v2:
==> flow/design.v (excerpt) <==
module axi_slave #(
    parameter AXI_ID_WD   = 2,
    parameter AXI_DATA_WD = 32,
    parameter AXI_ADDR_WD = 32,
    parameter AXI_STRB_WD = 4
    )(
    input                      S_AXI_ACLK,
    input                      S_AXI_ARESETN,
    input  [AXI_ADDR_WD-1 : 0] S_AXI_AWADDR,
    input  [AXI_ID_WD-1   : 0] S_AXI_AWID,
    input  [1 : 0]             S_AXI_AWBURST,
    input  [2 : 0]             S_AXI_AWSIZE,
    input  [7 : 0]             S_AXI_AWLEN,
    input                      S_AXI_AWVALID,
    output                     S_AXI_AWREADY,
    input  [AXI_DATA_WD-1 : 0] S_AXI_WDATA,
    input  [AXI_STRB_WD-1 : 0] S_AXI_WSTRB,
    input                      S_AXI_WLAST,
    input                      S_AXI_WVALID,
    output                     S_AXI_WREADY,
    output [AXI_ID_WD-1   : 0] S_AXI_BID,
    output [1 : 0]             S_AXI_BRESP,
    output                     S_AXI_BVALID,
    input                      S_AXI_BREADY,
    input  [AXI_ADDR_WD-1 : 0] S_AXI_ARADDR,
    input  [AXI_ID_WD-1   : 0] S_AXI_ARID,
    input  [1 : 0]             S_AXI_ARBURST,
    input  [2 : 0]             S_AXI_ARSIZE,
    input  [7 : 0]             S_AXI_ARLEN,
    input                      S_AXI_ARVALID,
    output                     S_AXI_ARREADY,
    output [AXI_DATA_WD-1 : 0] S_AXI_RDATA,
    output                     S_AXI_RLAST,
    output [AXI_ID_WD-1   : 0] S_AXI_RID,
    output [1 : 0]             S_AXI_RRESP,
    output                     S_AXI_RVALID,
    input                      S_AXI_RREADY
    );
Size: ~2100 flip-flops.
clock: 4.76 ns
lec_check: 0
cap_margin: 15
cell_pad_in_sites_detail_placement: 0
cell_pad_in_sites_global_placement: 0
core_margin: 2
core_utilization: 72
cts_cluster_size: 49
gpl_routability_driven: 1
hold_slack_margin: 0.29
min_routing_layer: met1
place_density_lb_addon: 0.0
setup_slack_margin: 0.79
slew_margin: 20
tns_end_percent: 65
run.sh (not shown) runs the stock make flow with config.mk's settings and CLKGATE_MAP_FILE=.
v2: flow complete, layout not clean; failing: negative setup slack
Changes in v8 relative to v2:
- CTS_CLUSTER_SIZE now 15, was 49
- HOLD_SLACK_MARGIN no longer set, was 0.29
- GPL_ROUTABILITY_DRIVEN no longer set, was 1
- SETUP_SLACK_MARGIN no longer set, was 0.79
- MIN_ROUTING_LAYER no longer set, was met1
- TNS_END_PERCENT no longer set, was 65
- CAP_MARGIN now 20, was 15
- PLACE_DENSITY now 0.5, previously not set
- PLACE_DENSITY_LB_ADDON no longer set, was 0.0
==> comparison <==
Compared with v2, in v8 area growth from synthesis to layout saw a decrease; non-clock buffer total of the final layout went down by 95; worst-case setup margin in the final layout up 0.084 ns; chip area from the yosys synthesis statistics ~0 delta.
Looking at v2 and v8, the clock latency at the later pin of the worst-skew pair is a wash.
Comparing v2 and v8, the lower final cell count without fillers is on v8.
v8: flow complete, layout not clean; failing: negative setup slack
Input changes introduced in v32 (baseline for comparison: v8):
- an added TNS_END_PERCENT of 65
- an added SETUP_SLACK_MARGIN of -0.26
- an added MIN_ROUTING_LAYER of met1
- a change of CAP_MARGIN from 20 to 15
- a deleted PLACE_DENSITY that had been 0.5
- an added CTS_CLUSTER_DIAMETER of 110
- an added GPL_ROUTABILITY_DRIVEN of 1
- [v32] flow finished | final checks: failed | reasons: negative setup slack
- Comparing v8 against v32, there is no change at all in worst slack at placement.
- From v8 to v32 the numbers moved as follows: non-filler instance count after layout decreased by 3.1% relative to the old numbers; post-route clock period utilization decreased by 2.5 points relative to the old numbers; number of cells on the critical path decreased by 2 relative to the old numbers; first-iteration detailed-routing DRC count decreased by 40 relative to the old numbers.
Modified inputs, v44 compared to v32
- changing CORE_MARGIN from 2 to 7
- setting PLACE_DENSITY_LB_ADDON to 0.06 for the first time
- removing CTS_CLUSTER_SIZE (formerly 15)
- changing CORE_UTILIZATION from 72 to 69
- removing SETUP_SLACK_MARGIN (formerly -0.26)
- removing CTS_CLUSTER_DIAMETER (formerly 110)
Of v32 and v44, not a single run came through the flow clean. v32 finished all stages; layout check result: FAIL, due to negative setup slack. Summary of the comparison: logic share of the area is lower in v44, relative to v32. v44 — iteration tally of the first detailed-router pass 3 higher, v32 as reference. Comparing post-route total power for v44 and v32, the bigger number came from v44. Lower detailed route wirelength on metal2 among v44 and v32: v32.

---

Starting RTL as in the previous note.
Settings: LEC_CHECK=0, CAP_MARGIN=20, CELL_PAD_IN_SITES_DETAIL_PLACEMENT=2, CELL_PAD_IN_SITES_GLOBAL_PLACEMENT=4, CORE_MARGIN=2, CORE_UTILIZATION=30, CTS_CLUSTER_DIAMETER=228, GPL_TIMING_DRIVEN=0, MAX_ROUTING_LAYER=met4, MIN_ROUTING_LAYER=met2, PLACE_DENSITY=0.5, SLEW_MARGIN=20; clock period 10.0 ns.
Next try:
- CELL_PAD_IN_SITES_DETAIL_PLACEMENT: 2 -> unset
- CELL_PAD_IN_SITES_GLOBAL_PLACEMENT: 4 -> unset
- CORE_UTILIZATION: 30 -> 72
- CTS_CLUSTER_DIAMETER: 228 -> unset
- CTS_CLUSTER_SIZE: unset -> 40
- GPL_TIMING_DRIVEN: 0 -> unset
- MAX_ROUTING_LAYER: met4 -> unset
- MIN_ROUTING_LAYER: met2 -> unset
- PLACE_DENSITY: 0.5 -> unset
- SETUP_SLACK_MARGIN: unset -> 1.29
- clock period: 10.0 -> 5.1 ns (I/O delays scaled with it)
Outcome: The changed run finished but fails on negative setup slack; synthesized cell count is unchanged; non-clock buffer count grows by 170; clock-buffer cell count goes down by 69; cell area barely changes; die size decreases by well over a third.
Next try:
- CELL_PAD_IN_SITES_DETAIL_PLACEMENT: unset -> 0
- CELL_PAD_IN_SITES_GLOBAL_PLACEMENT: unset -> 4
- CORE_UTILIZATION: 72 -> 44
- CTS_CLUSTER_SIZE: 40 -> unset
- PLACE_DENSITY: unset -> 0.5
- SETUP_SLACK_MARGIN: 1.29 -> unset
- clock period: 5.1 -> 3.31 ns (I/O delays scaled with it)
The new run completed and failed the layout checks on negative setup slack.
Flip-flop count stays the same.
Global-route usage is lower by 15 points.
Hold slack loses 0.046 ns.
Setup slack is worse by 0.87 ns.
Count of clock-buffer cells in the layout climbs by 7.
Next try:
- CELL_PAD_IN_SITES_DETAIL_PLACEMENT: 0 -> 2
- CORE_UTILIZATION: 44 -> 30
- clock period: 3.31 -> 8.57 ns (I/O delays scaled with it)
The new run went through all stages and came out clean.
First-iteration DRC count shrinks by 29%.
Register-to-register slack gets better by 3.4 ns.
Routed wire length increases by 16%.
Area after synthesis does not change.
Power shrinks by 61%.
Next try:
- ABC_AREA: unset -> 1
- CTS_CLUSTER_DIAMETER: unset -> 219
- GPL_TIMING_DRIVEN: unset -> 0
- MAX_ROUTING_LAYER: unset -> met4
- MIN_ROUTING_LAYER: unset -> met2
- SETUP_SLACK_MARGIN: unset -> -0.63
- clock period: 8.57 -> 10.0 ns (I/O delays scaled with it)
The new run produced a layout that fails on negative setup slack.
Routed wire length climbs by 47%.
First-iteration DRC count climbs to 5.1 times its value.
Via count rose by 85%.
Cell area grows by 4.6%.
Die area is higher by 1.8%.

---

== job 2505 ==
Starting RTL as in the previous note.
Design axi_slave, start of the top module:
module axi_slave #(
    parameter AXI_ID_WD   = 2,
    parameter AXI_DATA_WD = 32,
    parameter AXI_ADDR_WD = 32,
    parameter AXI_STRB_WD = 4
    )(
    input                      S_AXI_ACLK,
    input                      S_AXI_ARESETN,
    input  [AXI_ADDR_WD-1 : 0] S_AXI_AWADDR,
    input  [AXI_ID_WD-1   : 0] S_AXI_AWID,
    input  [1 : 0]             S_AXI_AWBURST,
    input  [2 : 0]             S_AXI_AWSIZE,
    input  [7 : 0]             S_AXI_AWLEN,
    input                      S_AXI_AWVALID,
    output                     S_AXI_AWREADY,
    input  [AXI_DATA_WD-1 : 0] S_AXI_WDATA,
    input  [AXI_STRB_WD-1 : 0] S_AXI_WSTRB,
    input                      S_AXI_WLAST,
    input                      S_AXI_WVALID,
    output                     S_AXI_WREADY,
    output [AXI_ID_WD-1   : 0] S_AXI_BID,
    output [1 : 0]             S_AXI_BRESP,
    output                     S_AXI_BVALID,
    input                      S_AXI_BREADY,
    input  [AXI_ADDR_WD-1 : 0] S_AXI_ARADDR,
    input  [AXI_ID_WD-1   : 0] S_AXI_ARID,
    input  [1 : 0]             S_AXI_ARBURST,
    input  [2 : 0]             S_AXI_ARSIZE,
    input  [7 : 0]             S_AXI_ARLEN,
    input                      S_AXI_ARVALID,
  ...
Settings: LEC_CHECK=0, CAP_MARGIN=10, CELL_PAD_IN_SITES_DETAIL_PLACEMENT=0, CELL_PAD_IN_SITES_GLOBAL_PLACEMENT=0, CORE_MARGIN=2, CORE_UTILIZATION=72, CTS_CLUSTER_DIAMETER=88, CTS_CLUSTER_SIZE=15, HOLD_SLACK_MARGIN=-0.1, PLACE_DENSITY=0.61, SLEW_MARGIN=20, TNS_END_PERCENT=5; clock period 4.76 ns.
Status job 2505: flow complete, layout not clean - setup timing
Setup changes, job 2505 to job 3597
Settings: a change of TNS_END_PERCENT from 5 to 65; a change of CTS_CLUSTER_DIAMETER from 88 to 105; a change of SLEW_MARGIN from 20 to 40; a change of HOLD_SLACK_MARGIN from -0.1 to -0.06; a change of CAP_MARGIN from 10 to 5.
==> comparison <==
- In job 3597 the implementation completed, yet the final layout does not meet the checks, the culprit being setup timing.
- The number of antenna cells inserted in job 3597 sits 1 below the value recorded for job 2505.
- Per the comparison of job 3597 with job 2505, overall power has increased; number of multi-input combinational cells in the layout barely changed; cell area rose by 850 sq um; global-route congestion overflow total barely changed; highest attainable clock frequency -about 1.8%.
- | global-route usage | higher: job 3597 |
- Relative to job 2505, fraction of power consumed by sequential logic has gone down in job 3597.
- Relative to job 2505, job 3597 degrades final critical delay including setup and external delays.
- In job 3597, maximum cell stage delay along the critical path is lower than in job 2505.
Changes in job 8178 relative to job 3597:
Settings: PLACE_DENSITY removed (was 0.61); GPL_ROUTABILITY_DRIVEN newly set to 1; CTS_CLUSTER_DIAMETER removed (was 105); CAP_MARGIN changed from 5 to 15; SLEW_MARGIN changed from 40 to 20; MIN_ROUTING_LAYER newly set to met1; CTS_CLUSTER_SIZE changed from 15 to 49; SETUP_SLACK_MARGIN newly set to -0.14.
[summary]
Each of job 3597 and job 8178 falls short of a clean finish.
Layout checks on job 3597: not met. Flow itself completed; violations: setup timing.
Combinational cell fraction of total power in job 8178 is 2.0 points below job 3597.
Sum of negative setup slack: job 8178 vs job 3597 up 0.20 ns
Job 8178 ends up with a sequential power share that is 3.5 points lower than in job 3597.
Lower via count was reported by job 3597, not job 8178.
Taking job 8178 over job 3597, the total power ratio works out to 1.08.
Re area fraction of clock buffers and clock inverters: job 8178 and job 3597 aren't equal, and the lower value belongs to job 3597.
Here is what was changed in the inputs of job 2423 compared with job 8178.
Settings: a deleted GPL_ROUTABILITY_DRIVEN that had been 1; a deleted HOLD_SLACK_MARGIN that had been -0.06; an added PLACE_DENSITY of 0.5; a deleted SETUP_SLACK_MARGIN that had been -0.14; a deleted TNS_END_PERCENT that had been 65; a deleted CTS_CLUSTER_SIZE that had been 49; a change of CAP_MARGIN from 15 to 20; an added CTS_CLUSTER_DIAMETER of 103; a deleted MIN_ROUTING_LAYER that had been met1.
## What came out
Nothing crashed in job 2423 and all stages finished; the problem is that the final layout failed, the offending checks being setup timing.
Fmax across job 8178 and job 2423: no real change.
[compare] base=job 8178 new=job 2423: all-layer global routing usage went up by 0.69 points; post-layout period usage of the worst path was more or less identical.
Job 8178 -> job 2423: tally of non-filler cells in the final layout increased slightly
Job 2423 against job 8178: count of plain and timing-repair buffers shows an increase of about 7%; total power divided by cell area rose 2.5 nW/um^2.

---

run A:
axi_slave again, from the RTL that the note above started with.
## axi_slave
module axi_slave #(
    parameter AXI_ID_WD   = 2,
    parameter AXI_DATA_WD = 32,
    parameter AXI_ADDR_WD = 32,
    parameter AXI_STRB_WD = 4
    )(
    input                      S_AXI_ACLK,
    input                      S_AXI_ARESETN,
    input  [AXI_ADDR_WD-1 : 0] S_AXI_AWADDR,
    input  [AXI_ID_WD-1   : 0] S_AXI_AWID,
    input  [1 : 0]             S_AXI_AWBURST,
    input  [2 : 0]             S_AXI_AWSIZE,
    input  [7 : 0]             S_AXI_AWLEN,
    input                      S_AXI_AWVALID,
    output                     S_AXI_AWREADY,
    input  [AXI_DATA_WD-1 : 0] S_AXI_WDATA,
    input  [AXI_STRB_WD-1 : 0] S_AXI_WSTRB,
    input                      S_AXI_WLAST,
    input                      S_AXI_WVALID,
    output                     S_AXI_WREADY,
    output [AXI_ID_WD-1   : 0] S_AXI_BID,
    output [1 : 0]             S_AXI_BRESP,
    output                     S_AXI_BVALID,
    input                      S_AXI_BREADY,
    input  [AXI_ADDR_WD-1 : 0] S_AXI_ARADDR,
    input  [AXI_ID_WD-1   : 0] S_AXI_ARID,
    input  [1 : 0]             S_AXI_ARBURST,
    input  [2 : 0]             S_AXI_ARSIZE,
    input  [7 : 0]             S_AXI_ARLEN,
    input                      S_AXI_ARVALID,
    output                     S_AXI_ARREADY,
    output [AXI_DATA_WD-1 : 0] S_AXI_RDATA,
    output                     S_AXI_RLAST,
    output [AXI_ID_WD-1   : 0] S_AXI_RID,
    output [1 : 0]             S_AXI_RRESP,
    output                     S_AXI_RVALID,
    input                      S_AXI_RREADY
    );
clock: 6.82 ns
lec_check: 0
abc_area: 1
cap_margin: 20
cell_pad_in_sites_detail_placement: 0
cell_pad_in_sites_global_placement: 1
core_margin: 5
core_utilization: 30
cts_cluster_diameter: 219
gpl_timing_driven: 0
hold_slack_margin: 0.19
max_routing_layer: met5
min_routing_layer: met2
place_density: 0.5
setup_slack_margin: -0.63
slew_margin: 20
Layout checks on run A: not met. Flow itself completed; violations: negative setup slack.
For run B, these inputs were changed with respect to run A:
- clearing MIN_ROUTING_LAYER, which used to be met2
- clearing ABC_AREA, which used to be 1
- clearing SETUP_SLACK_MARGIN, which used to be -0.63
- clearing GPL_TIMING_DRIVEN, which used to be 0
- clearing CTS_CLUSTER_DIAMETER, which used to be 219
- swapping 1 for 4 in CELL_PAD_IN_SITES_GLOBAL_PLACEMENT
- swapping 5 for 2 in CORE_MARGIN
- clearing MAX_ROUTING_LAYER, which used to be met5
- clearing HOLD_SLACK_MARGIN, which used to be 0.19
- swapping 30 for 47 in CORE_UTILIZATION
- swapping 6.82 for 5.85 in the clock period (ns, I/O delays scaled along)
### Flow results
- The final layout from run B, which completed every stage, passed the timing, design-rule and antenna checks at the end of the flow.
- Going from run A to run B, overall power of the completed layout went down 1.2%, area taken by flip-flops and latches held.
- Run A → run B: clock-buffer cell count decreased by 29 relative to the old numbers; area share of fa/ha/maj cells after synthesis closely matched the old numbers; post-layout worst setup margin increased by 780 ps relative to the old numbers.
- On well tap count: run B sits below run A.
- Re sequential cell count: no difference whatsoever between run A and run B.
Inputs modified between run B and run C:
- CORE_UTILIZATION: 47 -> 57
- TNS_END_PERCENT: unset -> 5
- CTS_CLUSTER_SIZE: unset -> 15
- PLACE_DENSITY: 0.5 -> unset
- CTS_CLUSTER_DIAMETER: unset -> 379
- the clock period (ns, I/O delays scaled along): 5.85 -> 4.31
Results
- When the final numbers for run B and run C were put side by side, the well tap count turned out to be greater in run B.
- Lower length of routed met3 wiring was reported by run B, not run C.
- In the flow results for run B and run C, the share of the cycle needed by the critical path after routing is smaller on run B.
- Changes observed in run C relative to run B: via count of the routed design went up about 3.7%; post-place setup slack saw a decrease.
- In run C the implementation completed, yet the final layout does not meet the checks, the culprit being negative setup slack.
[inputs] run D vs run C
- CTS_CLUSTER_SIZE no longer set, was 15
- CELL_PAD_IN_SITES_GLOBAL_PLACEMENT now 0, was 4
- CTS_CLUSTER_DIAMETER no longer set, was 379
- CORE_UTILIZATION now 62, was 57
- PLACE_DENSITY now 0.5, previously not set
- TNS_END_PERCENT no longer set, was 5
- the clock period (ns, I/O delays scaled along) now 6.09, was 4.31
Results
Run D reached the end of the flow, and the finished layout is clean on the timing, design-rule and antenna checks. Going from run C to run D, number of global-route vias before repair went down by 2.4%; end-of-flow core utilization went up by 4.9 points. Post-cts repair resize count of run D falls short of that of run C by more than half. Run C ended up with more cell instances than run D did. Comparing switching share of total power for run D and run C, the bigger number came from run C. Run D against run C; leakage power summed over all cells is down by a few percent. Run D: critical path depth 2 above run C. Relative to run C, buffer count excluding the clock tree in the final layout decreased by 52% in run D. Looking at post-detailed-placement cell area, run D sits about 4.3% lower than run C does.
Power is estimated from default activity; no workload was simulated.
